==> 05-24: inputs <==
Design conv_top, start of the top module:
module conv_top
#(
    parameter DATA_WIDTH  = 8,
    parameter KERNEL_SIZE = 25
)
(
    input  logic                     i_clk,
    input  logic                     i_arstn,
	input  logic                     i_arstn_perf,
	input  logic                     i_enable_count2,
    input  logic                     i_ready,
    input  logic                     i_valid,
    input  logic [KERNEL_SIZE - 1:0] i_bit_X,
    input  logic [KERNEL_SIZE - 1:0] i_bit_K,
    output logic [              1:0] o_conv,
    output logic                     o_ready,
    output logic                     o_valid,
	output logic [             31:0] o_perf_cycle_count,
	output logic [             31:0] o_perf_cycle_count2
);
    logic [3:0] s_count;
    logic s_valid_data_in;
    logic s_valid_data_out;
	logic [KERNEL_SIZE - 1:0] s_bit_X_delayed;
	logic [KERNEL_SIZE - 1:0] s_bit_K_delayed;
    logic [1:0] s_product [KERNEL_SIZE - 1:0];
    localparam N_OF_2FA = KERNEL_SIZE - 1;
    logic [N_OF_2FA - 1:0] s_carry_in;
    logic [N_OF_2FA - 1:0] s_carry_out;
    always_ff @(posedge i_clk, negedge i_arstn) begin
        if (~ i_arstn) begin
            s_bit_X_delayed <= '0;
            s_bit_K_delayed <= '0;
        end
        else if (s_valid_data_in) begin
            s_bit_X_delayed <= i_bit_X;
            s_bit_K_delayed <= i_bit_K;
        end
    end
    genvar i;
    generate
  ...
clock: 5.05 ns
lec_check: 0
cap_margin: 35
core_margin: 2
core_utilization: 72
cts_cluster_diameter: 29
cts_cluster_size: 27
hold_slack_margin: 0.29
place_density: 0.63
setup_slack_margin: 1.34
slew_margin: 20
tns_end_percent: 100
run.sh (not shown) runs the stock make flow with config.mk's settings and CLKGATE_MAP_FILE=.
==> 10-16: changes against 05-24 <==
- CAP_MARGIN: 35 -> 20
- CORE_UTILIZATION: 72 -> 65
- CTS_CLUSTER_DIAMETER: 29 -> unset
- CTS_CLUSTER_SIZE: 27 -> unset
- HOLD_SLACK_MARGIN: 0.29 -> unset
- PLACE_DENSITY: 0.63 -> unset
- SETUP_SLACK_MARGIN: 1.34 -> unset
- TNS_END_PERCENT: 100 -> unset
==> flow/constraint.sdc (replaced) <==
create_clock -name core_clock -period 8.31 [get_ports {i_clk}]
set_input_delay 1.6620 -clock core_clock [delete_from_list [all_inputs] [get_ports {i_clk}]]
set_output_delay 1.6620 -clock core_clock [all_outputs]
set_load 0.01 [all_outputs]
==> 03-05: changes against 05-24 <==
- ABC_AREA: unset -> 1
- CAP_MARGIN: 35 -> 20
- CORE_UTILIZATION: 72 -> 66
- CTS_CLUSTER_DIAMETER: 29 -> unset
- CTS_CLUSTER_SIZE: 27 -> 97
- HOLD_SLACK_MARGIN: 0.29 -> unset
- PLACE_DENSITY: 0.63 -> unset
- SETUP_SLACK_MARGIN: 1.34 -> unset
- TNS_END_PERCENT: 100 -> unset
==> flow/constraint.sdc (replaced) <==
create_clock -name core_clock -period 7.04 [get_ports {i_clk}]
set_input_delay 1.4080 -clock core_clock [delete_from_list [all_inputs] [get_ports {i_clk}]]
set_output_delay 1.4080 -clock core_clock [all_outputs]
set_load 0.01 [all_outputs]
==> qor summary <==
metric	03-05	10-16	05-24
Startpoint of the worst setup timing path	serial_multipier[23].S_MUL0.I2B0.s_b_ff2$_DFFE_PN0P_	serial_multipier[11].S_MUL0.I2B0.s_a_ff1$_DFFE_PN0P_	serial_multipier[20].S_MUL0.I2B0.s_a_ff2$_DFFE_PN0P_
Post-Synthesis Net Count	4,617	3,106	3,106
Number of fill cells in the layout	4,019	3,634	1,563
Start point of the worst min-delay path	serial_multipier[17].S_MUL0.T2B0.s_carry_in$_DFFE_PN0P_	o_perf_cycle_count2[31]$_DFFE_PN0P_	-
Fraction of the yosys area taken by sequential cells	45.1%	46.6%	46.6%
Vertical die dimension	242 microns	240 microns	228 microns
Routed len/inst	13.1 microns	16.0 microns	22.7 microns
Setup repair after global routing missed its margin	true	false	true
Count of inverters not on the clock network in the layout	755	239	239
Worst setup timing slack at the placement stage	-0.346 ns	0.626 ns	-1.82 ns
AO/OA Area Share	5.34%	1.23%	1.23%
Status	complete, but fails checks	complete, no violations	complete, but fails checks
Violated checks	setup timing	-	setup timing
Number of antenna repair diodes	0	0	2
Hold depth	2	1	-
Relative area of non-clock buffer cells in the final design	8.91%	3.45%	9.26%
Inserted Clock Buffers	72	75	151
H-tree lvl count	3	3	4
Die ar.	58,400 sq um	57,500 sq um	52,000 sq um
Via count of the routed design	26.4k	19.1k	23.4k
Worst reg2reg path depth	19	17	17

==> run a <==
Starting RTL as in the previous note.
==> flow/config.mk <==
export PLATFORM = sky130hd
export DESIGN_NAME = conv_top
export DESIGN_NICKNAME = conv_top
export VERILOG_FILES = /design/flow/design.v
export SDC_FILE = /design/flow/constraint.sdc
export NUM_CORES = 4
export LEC_CHECK = 0
export ABC_AREA = 1
export CAP_MARGIN = 20
export CORE_ASPECT_RATIO = 0.82
export CORE_MARGIN = 8
export CORE_UTILIZATION = 45
export CTS_CLUSTER_DIAMETER = 160
export GPL_TIMING_DRIVEN = 1
export HOLD_SLACK_MARGIN = 0.12
export SLEW_MARGIN = 35
==> flow/constraint.sdc <==
create_clock -name core_clock -period 5.68 [get_ports {i_clk}]
set_input_delay 1.1360 -clock core_clock [delete_from_list [all_inputs] [get_ports {i_clk}]]
set_output_delay 1.1360 -clock core_clock [all_outputs]
set_load 0.01 [all_outputs]
==> inputs of run b, as changes to run a <==
==> flow/config.mk (replaced) <==
export PLATFORM = sky130hd
export DESIGN_NAME = conv_top
export DESIGN_NICKNAME = conv_top
export VERILOG_FILES = /design/flow/design.v
export SDC_FILE = /design/flow/constraint.sdc
export NUM_CORES = 4
export LEC_CHECK = 0
export CAP_MARGIN = 40
export CORE_MARGIN = 2
export CORE_UTILIZATION = 72
export SLEW_MARGIN = 20
==> flow/constraint.sdc (replaced) <==
create_clock -name core_clock -period 11.6 [get_ports {i_clk}]
set_input_delay 2.3200 -clock core_clock [delete_from_list [all_inputs] [get_ports {i_clk}]]
set_output_delay 2.3200 -clock core_clock [all_outputs]
set_load 0.01 [all_outputs]
==> inputs of run c, as changes to run a <==
==> flow/config.mk (replaced) <==
export PLATFORM = sky130hd
export DESIGN_NAME = conv_top
export DESIGN_NICKNAME = conv_top
export VERILOG_FILES = /design/flow/design.v
export SDC_FILE = /design/flow/constraint.sdc
export NUM_CORES = 4
export LEC_CHECK = 0
export ABC_AREA = 1
export CAP_MARGIN = 35
export CORE_MARGIN = 10
export CORE_UTILIZATION = 40
export CTS_CLUSTER_DIAMETER = 73
export CTS_CLUSTER_SIZE = 80
export GPL_ROUTABILITY_DRIVEN = 0
export GPL_TIMING_DRIVEN = 0
export MAX_ROUTING_LAYER = met5
export SLEW_MARGIN = 20
export TNS_END_PERCENT = 95
==> flow/constraint.sdc (replaced) <==
create_clock -name core_clock -period 13.1 [get_ports {i_clk}]
set_input_delay 2.6200 -clock core_clock [delete_from_list [all_inputs] [get_ports {i_clk}]]
set_output_delay 2.6200 -clock core_clock [all_outputs]
set_load 0.01 [all_outputs]
==> inputs of run d, as changes to run a <==
==> flow/config.mk (replaced) <==
export PLATFORM = sky130hd
export DESIGN_NAME = conv_top
export DESIGN_NICKNAME = conv_top
export VERILOG_FILES = /design/flow/design.v
export SDC_FILE = /design/flow/constraint.sdc
export NUM_CORES = 4
export LEC_CHECK = 0
export CAP_MARGIN = 20
export CORE_MARGIN = 2
export CORE_UTILIZATION = 65
export SLEW_MARGIN = 20
==> flow/constraint.sdc (replaced) <==
create_clock -name core_clock -period 9.79 [get_ports {i_clk}]
set_input_delay 1.9580 -clock core_clock [delete_from_list [all_inputs] [get_ports {i_clk}]]
set_output_delay 1.9580 -clock core_clock [all_outputs]
set_load 0.01 [all_outputs]
==> summary of the runs <==
- Run d completed with no timing, DRC or antenna violations. Run a completed and failed the layout checks on negative setup slack. Run b went through all stages and came out clean. Run c went through all stages and came out clean.
- Routed wire length: run d < run b < run a < run c.
- Power: run a > run d > run b > run c.
- Between run b and run a, the lower synthesized cell count is in run b (gap about 36%, measured against run a).
- Global-route usage: run a < run c < run d < run b.
- Worst setup slack, highest first: run c, run b, run d, run a.
- Clock skew is about the same in run d and run a.
- The highest register-to-register slack belongs to run c, the lowest to run a.
- Flip-flop count is the same in run c and run a.
- The highest worst hold slack belongs to run a, the lowest to run c.
- The lowest core utilization belongs to run c, the highest to run b.
==> figures <==
| quantity | run d | run a | run b | run c |
|---|---|---|---|---|
| Mux share | 0.164 | 0 | 0.164 | 0 |
| Non-clock buffers | 131 | 529 | 152 | 275 |
| Post-synthesis cell count | 2646 | 4157 | 2646 | 4157 |
| Sequential Area | 16800 um2 | 16800 um2 | 16800 um2 | 16800 um2 |
| Vias in the first global route | 20.9k | 27.1k | 21.9k | 27.5k |
| Placer's final routability congestion estimate | 0.756 | 0.805 | 0.804 | - |
| Via count of the routed design | 19.1k | 26.1k | 19.4k | 26.3k |
| Overall fraction of global-route tracks in use | 0.215 | 0.165 | 0.251 | 0.181 |
| Outcome | complete, no violations | complete, but fails checks | complete, no violations | complete, no violations |
| Reasons for failing layout checks | - | negative setup slack | - | - |
| Register share of total power | 0.306 | 0.275 | 0.299 | 0.310 |
| Worst Min Path Start | o_perf_cycle_count2[31] | serial_multipier[19].S_MUL0.T2B0.s_carry_in | o_perf_cycle_count2[31] | PS[3] |
| Register share of the cell area | 0.416 | 0.374 | 0.415 | 0.400 |
| Crit path arrival time | 6.69 ns | 6.06 ns | 6.64 ns | 6.76 ns |
| Power of the combinational group | 6.90 mW | 13.0 mW | 6.18 mW | 5.35 mW |
| Layout Cells excl Fill | 3581 | 5749 | 3516 | 5621 |
| Yosys-reported design area after synthesis | 36100 um2 | 37300 um2 | 36100 um2 | 37300 um2 |
| Hold Crit Endpoint | o_perf_cycle_count2[31] | serial_multipier[19].S_MUL0.T2B0.s_carry_in | o_perf_cycle_count2[31] | PS[2] |
| OpenROAD warning count | 45 | 44 | 35 | 29 |
| PnR Total Power | 13.9 mW | 25.1 mW | 12.0 mW | 10.2 mW |
| Effective utilization at floorplan | 0.657 | 0.455 | 0.724 | 0.405 |
| Largest stage delay, worst path | 0.59 ns | 0.63 ns | 0.59 ns | 0.61 ns |
No activity file was given, so power comes from the tool's default toggle rates.
